==> flow/design.v (excerpt) <==
module bf16_unit
# (parameter G = 6) (
    input  clk,
    input  reset,
    input  [15:0] in1,
    input  [15:0] in2,
    input  [15:0] in3,
    input  [15:0] in4,
    input  [15:0] in5,
    input  [15:0] in6,
    input  [15:0] in7,
    input  [15:0] in8,
    input  [15:0] in9,
    input  [15:0] in10,
    input  [15:0] in11,
    input  [15:0] in12,
    input  [15:0] in13,
    input  [15:0] in14,
    input  [15:0] in15,
    input  [15:0] in16,
    input  [15:0] in17,
    input  [15:0] in18,
    input  [4:0] funct5,
    output wire [15:0] result
);
make LEC_CHECK=0 ABC_AREA=0 CAP_MARGIN=20 CORE_MARGIN=2 CORE_UTILIZATION=72 CTS_CLUSTER_DIAMETER=350 CTS_CLUSTER_SIZE=14 PLACE_DENSITY_LB_ADDON=0.07 SETUP_SLACK_MARGIN=1.27 SLEW_MARGIN=20 TNS_END_PERCENT=5 finish   # period 4.26 ns
run.sh (not shown) runs the stock make flow with config.mk's settings and CLKGATE_MAP_FILE=.
The baseline finished but fails on setup timing.
Next try:
- ABC_AREA: 0 -> not set
- CTS_CLUSTER_DIAMETER: 350 -> 260
- CTS_CLUSTER_SIZE: 14 -> not set
- PLACE_DENSITY: not set -> 0.6
- PLACE_DENSITY_LB_ADDON: 0.07 -> not set
- SETUP_SLACK_MARGIN: 1.27 -> not set
- TNS_END_PERCENT: 5 -> not set
- clock period: 4.26 -> 6.18 ns (I/O delays scaled with it)
The new run finished with timing, DRC and antenna clean. Routed wire length went down by a few percent. Sequential power went down by a quarter to a third. Synthesized area stays the same. Count of clock-buffer cells in the layout went up by 161. Combinational power went down by well over a third. Clock skew is about the same.
Next try:
- CORE_UTILIZATION: 72 -> 40
- CTS_CLUSTER_DIAMETER: 260 -> not set
- clock period: 6.18 -> 12.4 ns (I/O delays scaled with it)
Outcome:
- clock power goes down by 48%
- non-clock buffer count goes down by 31
- worst setup slack is better by 4000 ps
- utilization goes down by 34 points
- total power goes down by about 50%
- final cell count goes up by 11%
- routed wire length goes down by about 1%
- combinational power goes down by 51%
- worst hold slack is better by 10 ps

* * *

bf16_unit again, from the RTL that the note above started with.
// bf16_unit
module bf16_unit
# (parameter G = 6) (
    input  clk,
    input  reset,
    input  [15:0] in1,
    input  [15:0] in2,
    input  [15:0] in3,
    input  [15:0] in4,
    input  [15:0] in5,
    input  [15:0] in6,
    input  [15:0] in7,
    input  [15:0] in8,
    input  [15:0] in9,
    input  [15:0] in10,
    input  [15:0] in11,
    input  [15:0] in12,
    input  [15:0] in13,
    input  [15:0] in14,
    input  [15:0] in15,
    input  [15:0] in16,
    input  [15:0] in17,
    input  [15:0] in18,
    input  [4:0] funct5,
    output wire [15:0] result
);
    reg [4:0] p1_funct5;
    reg [4:0] p2_funct5;
    reg [4:0] p3_funct5;
    reg [4:0] p4_funct5;
    reg [4:0] p5_funct5;
    reg [4:0] p6_funct5;
    reg [4:0] p7_funct5;
    reg [4:0] p8_funct5;
    reg [4:0] p9_funct5;
    reg [4:0] p10_funct5;
    reg [4:0] p11_funct5;
    reg [4:0] p12_funct5;
    reg [4:0] p13_funct5;
    reg [4:0] p14_funct5;
    reg [4:0] p15_funct5;
    reg [15:0] p1_in1;
    reg [15:0] p1_in2;
    reg [15:0] p1_in3;
    reg [15:0] p2_in1;
    reg [15:0] p2_in2;
    reg [15:0] p2_in3;
    reg [15:0] p3_in1;
    reg [15:0] p3_in2;
    reg [15:0] p3_in3;
    reg [15:0] p4_in1;
    reg [15:0] p4_in2;
    reg [15:0] p4_in3;
    reg [15:0] p5_in1;
    reg [15:0] p5_in2;
    reg [15:0] p5_in3;
    reg [15:0] p6_in1;
    reg [15:0] p6_in2;
    reg [15:0] p6_in3;
    reg [15:0] p7_in1;
    reg [15:0] p7_in2;
    reg [15:0] p7_in3; 
    reg [15:0] p8_in1;
    reg [15:0] p8_in2;
    reg [15:0] p8_in3; 
    reg [15:0] p9_in1;
    reg [15:0] p9_in2;
    reg [15:0] p9_in3; 
    wire [15:0] mux_mult_add_sub;
  ...
==> flow/config.mk <==
export PLATFORM = sky130hd
export DESIGN_NAME = bf16_unit
export DESIGN_NICKNAME = bf16_unit
export VERILOG_FILES = /design/flow/design.v
export SDC_FILE = /design/flow/constraint.sdc
export NUM_CORES = 4
export LEC_CHECK = 0
export CAP_MARGIN = 15
export CORE_MARGIN = 2
export CORE_UTILIZATION = 72
export CTS_CLUSTER_DIAMETER = 374
export CTS_CLUSTER_SIZE = 10
export HOLD_SLACK_MARGIN = -0.08
export PLACE_DENSITY = 0.6
export SETUP_SLACK_MARGIN = 0.86
export SLEW_MARGIN = 20
==> flow/constraint.sdc <==
create_clock -name core_clock -period 4.26 [get_ports {clk}]
set_input_delay 0.8520 -clock core_clock [delete_from_list [all_inputs] [get_ports {clk}]]
set_output_delay 0.8520 -clock core_clock [all_outputs]
set_load 0.01 [all_outputs]
The starting point finished with negative setup slack left.
==> next run, changes <==
Settings changed: CTS_CLUSTER_DIAMETER 374 to not set, CTS_CLUSTER_SIZE 10 to not set, HOLD_SLACK_MARGIN -0.08 to not set, SETUP_SLACK_MARGIN 0.86 to not set.
Clock period 4.26 ns to 5.24 ns, I/O delays scaled along.
The changed run finished but fails on negative setup slack.
Area after synthesis does not change.
Design area shrinks by 3.2%.
Clock power decreases by 13%.
Power decreases by about 18%.
Cell count fell by 1.0%.
Setup slack improves by 0.77 ns.
Flip-flop count is unchanged.
==> next run, changes <==
Settings changed: CAP_MARGIN 15 to 20, CORE_UTILIZATION 72 to 55.
Clock period 5.24 ns to 6.68 ns, I/O delays scaled along.
The new run completed with no timing, DRC or antenna violations.
Sequential power fell by 21%.
Setup slack gets better by 0.41 ns.
Cell area rose by 0.69%.
Clock skew fell by 0.012 ns.

* * *

bf16_unit again, from the RTL that the note above started with.
Settings: LEC_CHECK=0, ABC_AREA=0, CAP_MARGIN=20, CORE_ASPECT_RATIO=0.52, CORE_MARGIN=2, CORE_UTILIZATION=66, CTS_CLUSTER_DIAMETER=80, CTS_CLUSTER_SIZE=26, GPL_ROUTABILITY_DRIVEN=1, HOLD_SLACK_MARGIN=0.18, SETUP_SLACK_MARGIN=-0.59, SLEW_MARGIN=20; clock period 8.6 ns.
The starting point finished clean.
Rerun with:
CORE_UTILIZATION = 61   (was 66)
SETUP_SLACK_MARGIN = not set   (was -0.59)
clock period = 5.84 ns   (was 8.6 ns; I/O delays follow)
=>
- sequential cell count is unchanged
- hold slack is about the same
- die area is higher by 8.1%
- area after synthesis does not change
- clock skew decreases by 0.0035 ns
- design area increases by 0.56%
- first-iteration DRC count came out lower by 5.1%
- worst setup slack is worse by 1.1 ns
Rerun with:
CORE_ASPECT_RATIO = 0.93   (was 0.52)
CORE_UTILIZATION = 72   (was 61)
CTS_CLUSTER_SIZE = not set   (was 26)
HOLD_SLACK_MARGIN = not set   (was 0.18)
clock period = 4.39 ns   (was 5.84 ns; I/O delays follow)
What happened: The changed run produced a layout that fails on negative setup slack; global-route usage went up by 6.3 points; area after synthesis is unchanged; cell area increases by 6.5%; flip-flop count stays the same.

* * *

Setup of try-willow:
Starting RTL as in the previous note.
clock: 4.26 ns
lec_check: 0
cap_margin: 15
core_aspect_ratio: 0.69
core_margin: 2
core_utilization: 72
cts_cluster_diameter: 374
cts_cluster_size: 10
hold_slack_margin: -0.08
place_density: 0.6
setup_slack_margin: 1.24
slew_margin: 20
try-willow: flow complete, layout not clean; failing: negative setup slack
Edits applied to the flow inputs when going from try-willow to try-amber:
==> flow/config.mk <==
export PLATFORM = sky130hd
export DESIGN_NAME = bf16_unit
export DESIGN_NICKNAME = bf16_unit
export VERILOG_FILES = /design/flow/design.v
export SDC_FILE = /design/flow/constraint.sdc
export NUM_CORES = 4
export LEC_CHECK = 0
export CAP_MARGIN = 20
export CORE_MARGIN = 2
export CORE_UTILIZATION = 70
export PLACE_DENSITY = 0.6
export SLEW_MARGIN = 20
==> flow/constraint.sdc <==
create_clock -name core_clock -period 6.24 [get_ports {clk}]
set_input_delay 1.2480 -clock core_clock [delete_from_list [all_inputs] [get_ports {clk}]]
set_output_delay 1.2480 -clock core_clock [all_outputs]
set_load 0.01 [all_outputs]
==> results <==
Reported for try-willow and try-amber, synthesized cell count turned out identical to the last digit.
try-amber gives less routed wire length than try-willow did.
Global routing usage on met2, try-willow and try-amber, lower one = try-amber.
try-amber went all the way through synthesis, placement and routing and the layout is clean on timing, DRC and antenna.
try-amber against try-willow: largest incremental delay on the critical path saw a decrease, worst path setup slack after routing saw an increase.
The chip area in the Yosys report of try-willow and that of try-amber are within noise of each other.
Sequential power ends up lower on try-amber.
On HPWL after detailed placement, the higher figure sits with try-willow, not try-amber.
[inputs] try-pepper vs try-amber
-- flow/config.mk --
<<< try-amber, line 9
export CORE_MARGIN = 2
export CORE_UTILIZATION = 70
export PLACE_DENSITY = 0.6
export SLEW_MARGIN = 20
>>> try-pepper, line 9
export CORE_MARGIN = 2
export CORE_UTILIZATION = 40
export PLACE_DENSITY = 0.6
export SETUP_SLACK_MARGIN = -0.46
export SLEW_MARGIN = 20
==> flow/constraint.sdc <==
create_clock -name core_clock -period 7.67 [get_ports {clk}]
set_input_delay 1.5340 -clock core_clock [delete_from_list [all_inputs] [get_ports {clk}]]
set_output_delay 1.5340 -clock core_clock [all_outputs]
set_load 0.01 [all_outputs]
### Flow results
Detailed-route wire length per cell: try-pepper < try-amber. result[15] as the end point of the critical path was reported by try-pepper, and result[8] by try-amber. try-pepper ended with more data required time of the critical path than try-amber. try-pepper has completed all stages; timing, DRC and antenna checks passed. Total power draw (try-pepper vs. try-amber) decreases by more than 10%. [compare] base=try-amber new=try-pepper: via count decreased by 4453 relative to the old numbers; power dissipated in sequential cells shrank by 19%; portion of total power attributed to sequential cells fell 1.0 points.
Modified inputs, try-raven compared to try-pepper
-- flow/config.mk --
<<< try-pepper, line 9
export CORE_MARGIN = 2
export CORE_UTILIZATION = 40
export PLACE_DENSITY = 0.6
export SETUP_SLACK_MARGIN = -0.46
export SLEW_MARGIN = 20
>>> try-raven, line 9
export CORE_MARGIN = 2
export CORE_UTILIZATION = 70
export PLACE_DENSITY = 0.6
export SLEW_MARGIN = 20
==> flow/constraint.sdc <==
create_clock -name core_clock -period 6.22 [get_ports {clk}]
set_input_delay 1.2440 -clock core_clock [delete_from_list [all_inputs] [get_ports {clk}]]
set_output_delay 1.2440 -clock core_clock [all_outputs]
set_load 0.01 [all_outputs]
### Flow results
When the final numbers for try-pepper and try-raven were put side by side, the headroom to the max-slew limit turned out to be smaller in try-raven. try-raven has routed wire length above what try-pepper had. Cell area after placement for try-raven: about 1.6% down relative to try-pepper. Routed length per instance of try-raven exceeds that of try-pepper by more than 10%. Total power divided by cell area (try-raven vs. try-pepper) increases by more than 10%.
Power figures rest on the tool's default switching activity, not on a simulated workload.
